==> trial 54: inputs <==
==> flow/design.v <==
`timescale 1ns / 1ps
module sorting_system(
    input wire clk,              
    input wire rst_n,            
    input wire btn_manual_1,     
    input wire btn_manual_2,     
    input wire sensor_out,
    output wire s0, s1,
    output wire s2, s3,
    output wire led_r, led_g, led_b,
    input wire ir_sensor,        
    output wire servo_pwm_1,     
    output wire servo_pwm_2,     
    output wire led_ir_status    
);
    wire [1:0] detected_color;  
    tcs3200_core_v3 #(
        .SAMPLE_TIME(2500)
    ) color_sensor_inst (
        .clk(clk), .rst_n(rst_n),
        .sensor_out(sensor_out),
        .s0(s0), .s1(s1), .s2(s2), .s3(s3),
        .color_id(detected_color),
        .led_r(led_r), .led_g(led_g), .led_b(led_b)
    );
    reg ir_s1, ir_s2;
    wire ir_edge;
    always @(posedge clk) begin
        if (rst_n) begin
            ir_s1 <= 1'b1;
            ir_s2 <= 1'b1;
        end else begin
            ir_s1 <= ir_sensor;
            ir_s2 <= ir_s1;
        end
    end
    assign ir_edge = (ir_s2 == 1'b1 && ir_s1 == 1'b0);
    assign led_ir_status = ~ir_s2;  
    reg trig_1, trig_2;
    always @(posedge clk) begin
        if (rst_n) begin
            trig_1 <= 0;
            trig_2 <= 0;
        end else begin
            trig_1 <= 0;
            trig_2 <= 0;
            if (ir_edge) begin
                if (detected_color == 2'd1) trig_1 <= 1;
                else if (detected_color == 2'd2) trig_2 <= 1;
            end
        end
    end
    servo_core #(
        .START_DELAY(26250),
        .HOLD_TIME(30000)
    ) servo_1_inst (
        .clk(clk), .rst_n(rst_n),
        .activate(trig_1 | btn_manual_1),
        .pwm_out(servo_pwm_1)
    );
    servo_core #(
        .START_DELAY(50000),
        .HOLD_TIME(30000)
    ) servo_2_inst (
        .clk(clk), .rst_n(rst_n),
        .activate(trig_2 | btn_manual_2),
        .pwm_out(servo_pwm_2)
    );
endmodule
module tcs3200_core_v3(
    input clk, rst_n, sensor_out,
    output wire s0, s1,
    output reg s2, s3,
    output reg [1:0] color_id,
    output reg led_r, led_g, led_b
);
    assign s0 = 1; assign s1 = 1;  
    parameter SAMPLE_TIME = 12500000;  
    localparam RED=0, BLUE=1, GREEN=2;
    reg [1:0] state;
    reg [31:0] timer, counter;
    reg [31:0] r_val, g_val, b_val;
    reg s_in_d, s_in_d2;
    wire s_edge = s_in_d & ~s_in_d2;
    always @(posedge clk) begin
        if (rst_n) begin s_in_d <= 1'b0; s_in_d2 <= 1'b0; end
        else begin s_in_d <= sensor_out; s_in_d2 <= s_in_d; end
    end
    always @(posedge clk) begin
        if (rst_n) begin
            state <= RED; timer <= 0; counter <= 0; s2 <= 0; s3 <= 0;
            r_val <= 0; g_val <= 0; b_val <= 0;
            color_id <= 0; led_r<=0; led_g<=0; led_b<=0;
        end else begin
            if (timer < SAMPLE_TIME) begin
                timer <= timer + 1;
                if (s_edge) counter <= counter + 1;
            end else begin
                timer <= 0; counter <= 0;
                case(state)
                    RED: begin r_val <= counter; state <= BLUE; s2<=0; s3<=1; end
                    BLUE: begin b_val <= counter; state <= GREEN; s2<=1; s3<=1; end
                    GREEN: begin
                        g_val <= counter; state <= RED; s2<=0; s3<=0;
                        if ((r_val + g_val + b_val) > 1000) begin
                            if(r_val > g_val && r_val > b_val) begin
                                color_id <= 1; led_r<=1; led_g<=0; led_b<=0;
                            end else if(g_val > r_val && g_val > b_val) begin
                                color_id <= 2; led_r<=0; led_g<=1; led_b<=0;
                            end else if(b_val > r_val && b_val > g_val) begin
                                color_id <= 3; led_r<=0; led_g<=0; led_b<=1;
                            end
                        end else begin
                             led_r<=0; led_g<=0; led_b<=0;
                        end
                    end
                    default: begin state <= RED; s2<=0; s3<=0; end
                endcase
            end
        end
    end
endmodule
module servo_core #(
    parameter START_DELAY = 0,       
    parameter HOLD_TIME = 125000000  
)(
    input clk, rst_n, activate,
    output reg pwm_out
);
    parameter PWM_TOP = 2500;        
    parameter MIN_PULSE = 62;        
    parameter TARGET_PULSE = 146;    
    parameter STEP = 1;              
    reg [31:0] cnt;
    reg [31:0] duty;
    localparam IDLE=0, WAIT_DELAY=1, MOVE=2, HOLD=3, RETURN=4;
    reg [2:0] state;
    reg [31:0] general_timer;  
    always @(posedge clk) begin
        if (rst_n) begin
            state <= IDLE; duty <= MIN_PULSE; general_timer <= 0;
            cnt <= 0; pwm_out <= 0;
        end else begin
            if (cnt < PWM_TOP) cnt <= cnt + 1; else cnt <= 0;
            pwm_out <= (cnt < duty) ? 1 : 0;
            case(state)
                IDLE: begin
                    duty <= MIN_PULSE;
                    general_timer <= 0;
                    if (activate) begin
                        if (START_DELAY > 0) state <= WAIT_DELAY;
                        else state <= MOVE;
                    end
                end
                WAIT_DELAY: begin
                    if (general_timer < START_DELAY) begin
                        general_timer <= general_timer + 1;
                    end else begin
                        general_timer <= 0;
                        state <= MOVE;
                    end
                end
                MOVE: begin
                    if (duty < TARGET_PULSE) duty <= duty + STEP;
                    else begin
                        duty <= TARGET_PULSE;
                        general_timer <= 0;
                        state <= HOLD;
                    end
                end
                HOLD: begin
                    if (general_timer < HOLD_TIME) general_timer <= general_timer + 1;
                    else state <= RETURN;
                end
                RETURN: begin
                    if (duty > MIN_PULSE) duty <= duty - STEP;
                    else state <= IDLE;
                end
                default: state <= IDLE;
            endcase
        end
    end
endmodule
==> flow/run.sh <==
#!/bin/bash
# the make line also repeats each setting of config.mk as NAME=value (left out here)
make -C /OpenROAD-flow-scripts/flow DESIGN_CONFIG=/design/flow/config.mk WORK_HOME=/design/flow/orfs CLKGATE_MAP_FILE= finish
==> flow/config.mk <==
export PLATFORM = sky130hd
export DESIGN_NAME = sorting_system
export DESIGN_NICKNAME = sorting_system
export VERILOG_FILES = /design/flow/design.v
export SDC_FILE = /design/flow/constraint.sdc
export NUM_CORES = 4
export LEC_CHECK = 0
export ABC_AREA = 1
export CAP_MARGIN = 0
export CORE_MARGIN = 2
export CORE_UTILIZATION = 72
export CTS_CLUSTER_DIAMETER = 101
export GPL_ROUTABILITY_DRIVEN = 0
export SLEW_MARGIN = 20
==> flow/constraint.sdc <==
create_clock -name core_clock -period 2.63 [get_ports {clk}]
set_input_delay 0.5260 -clock core_clock [delete_from_list [all_inputs] [get_ports {clk}]]
set_output_delay 0.5260 -clock core_clock [all_outputs]
set_load 0.01 [all_outputs]
==> trial 50 (differences from trial 54) <==
Settings changed: CAP_MARGIN 0 to 20, CTS_CLUSTER_DIAMETER 101 to 43, GPL_ROUTABILITY_DRIVEN 0 to unset, HOLD_SLACK_MARGIN set to 0.29, PLACE_DENSITY set to 0.37, SETUP_SLACK_MARGIN set to 0.64.
==> flow/constraint.sdc (replaced) <==
create_clock -name core_clock -period 2.79 [get_ports {clk}]
set_input_delay 0.5580 -clock core_clock [delete_from_list [all_inputs] [get_ports {clk}]]
set_output_delay 0.5580 -clock core_clock [all_outputs]
set_load 0.01 [all_outputs]
==> trial 93 (differences from trial 54) <==
Settings changed: ABC_AREA 1 to unset, CAP_MARGIN 0 to 20, CORE_UTILIZATION 72 to 53, CTS_CLUSTER_DIAMETER 101 to unset, GPL_ROUTABILITY_DRIVEN 0 to unset.
==> flow/constraint.sdc (replaced) <==
create_clock -name core_clock -period 4.43 [get_ports {clk}]
set_input_delay 0.8860 -clock core_clock [delete_from_list [all_inputs] [get_ports {clk}]]
set_output_delay 0.8860 -clock core_clock [all_outputs]
set_load 0.01 [all_outputs]
==> trial 8 (differences from trial 54) <==
Settings changed: ABC_AREA 1 to unset, CAP_MARGIN 0 to 20, CORE_UTILIZATION 72 to 70, CTS_CLUSTER_DIAMETER 101 to unset, GPL_ROUTABILITY_DRIVEN 0 to unset.
==> flow/constraint.sdc (replaced) <==
create_clock -name core_clock -period 3.73 [get_ports {clk}]
set_input_delay 0.7460 -clock core_clock [delete_from_list [all_inputs] [get_ports {clk}]]
set_output_delay 0.7460 -clock core_clock [all_outputs]
set_load 0.01 [all_outputs]
==> reports/metrics.cfg <==
[status]
status=did not finish
failing_step=global routing
error=[ERROR DPL-0038] Utilization greater than 100%, impossible to legalize

[logic_synthesis]
synthesis.area_per_instance_sq_um=7.234
ys_chip_area_sq_mm=0.02185
most_common_cell=nand2_1
compound_area_share_pct=16.01
ys_top_cells_by_count=nand2_1, inv_1, dfxtp_1

[die]
core_area_sq_mm=0.02980
die_area_sq_mm=0.03176
initCoreUtil_pct=73.35
chipHeight_microns=178.2

# the run above: trial 50

==> reports/metrics.cfg <==
[final_timing]
holdWs_ps=443.5
setup_viol_count_final=5
setup_slack_ps=-405.3

[layout]
fin_area_sq_mm=0.02461

[logic_synthesis]
ys_warn_count=4
most_common_cell=dfxtp_1
ys_top_cells_by_count=dfxtp_1, nand2_1, nor2_1
compound_area_share_pct=18.24
ys_chip_area_sq_mm=0.02128
netlist_area_sq_mm=0.02128

[die]
chipHeight_microns=178.3
core_area_sq_mm=0.02980
initCoreUtil_pct=71.40
die_area_sq_mm=0.03180

[status]
failed_checks=negative setup slack
status=failed layout checks

[min_path]
hold_end=ir_s2$_SDFF_PP1_

[critical_path]
rrSetupSlack_ps=-410
end_kind=flop

[placement]
place.gp.congestion=0.9496

# the run above: trial 8

==> reports/metrics.cfg <==
[final_timing]
setup_slack_ps=-450.9
setup_viol_count_final=5
clock_skew_ps=23.04

[logic_synthesis]
ys_chip_area_sq_mm=0.02185
synth_adder_area_share_pct=14.32
ys_top_cells_by_count=nand2_1, inv_1, dfxtp_1
most_common_cell=nand2_1
compound_area_share_pct=16.01

[global_routing]
grt_busiest_layer=met2

[clock_tree]
h-tree-depth=2

[die]
die_area_sq_mm=0.03176
initCoreUtil_pct=73.35
chipHeight_microns=178.2

[status]
failed_checks=negative setup slack
status=failed layout checks

[layout]
n_fill_cell=1736

[pwr]
cellLeakagePower_nw=11.36
p_comb_mw=1.72

# the run above: trial 54

==> reports/metrics.cfg <==
[layout]
syn_to_final_growth_pct=10.70
seq_share_pct=32.30

[logic_synthesis]
ys_chip_area_sq_mm=0.02128
compound_area_share_pct=18.24
synthesis.area_per_instance_sq_um=8.199

[critical_path]
path_buffers=0

[min_path]
hp-class=reg -> reg

[die]
tap_cells=525
die_area_sq_mm=0.04176
initCoreUtil_pct=53.67
chipHeight_microns=204.4

[clock_tree]
clk_pin_slew_ps=60

[detailed_routing]
wl_met3_microns=2568
vias=18180

[global_routing]
grt_util_met2_pct=40.33
grt_busiest_layer=met2
first_global_vias=17130

[status]
status=no timing/DRC/antenna violations

[pwr]
p_seq_share_pct=46.5

[final_timing]
setup_tns_ps=0

# the run above: trial 93

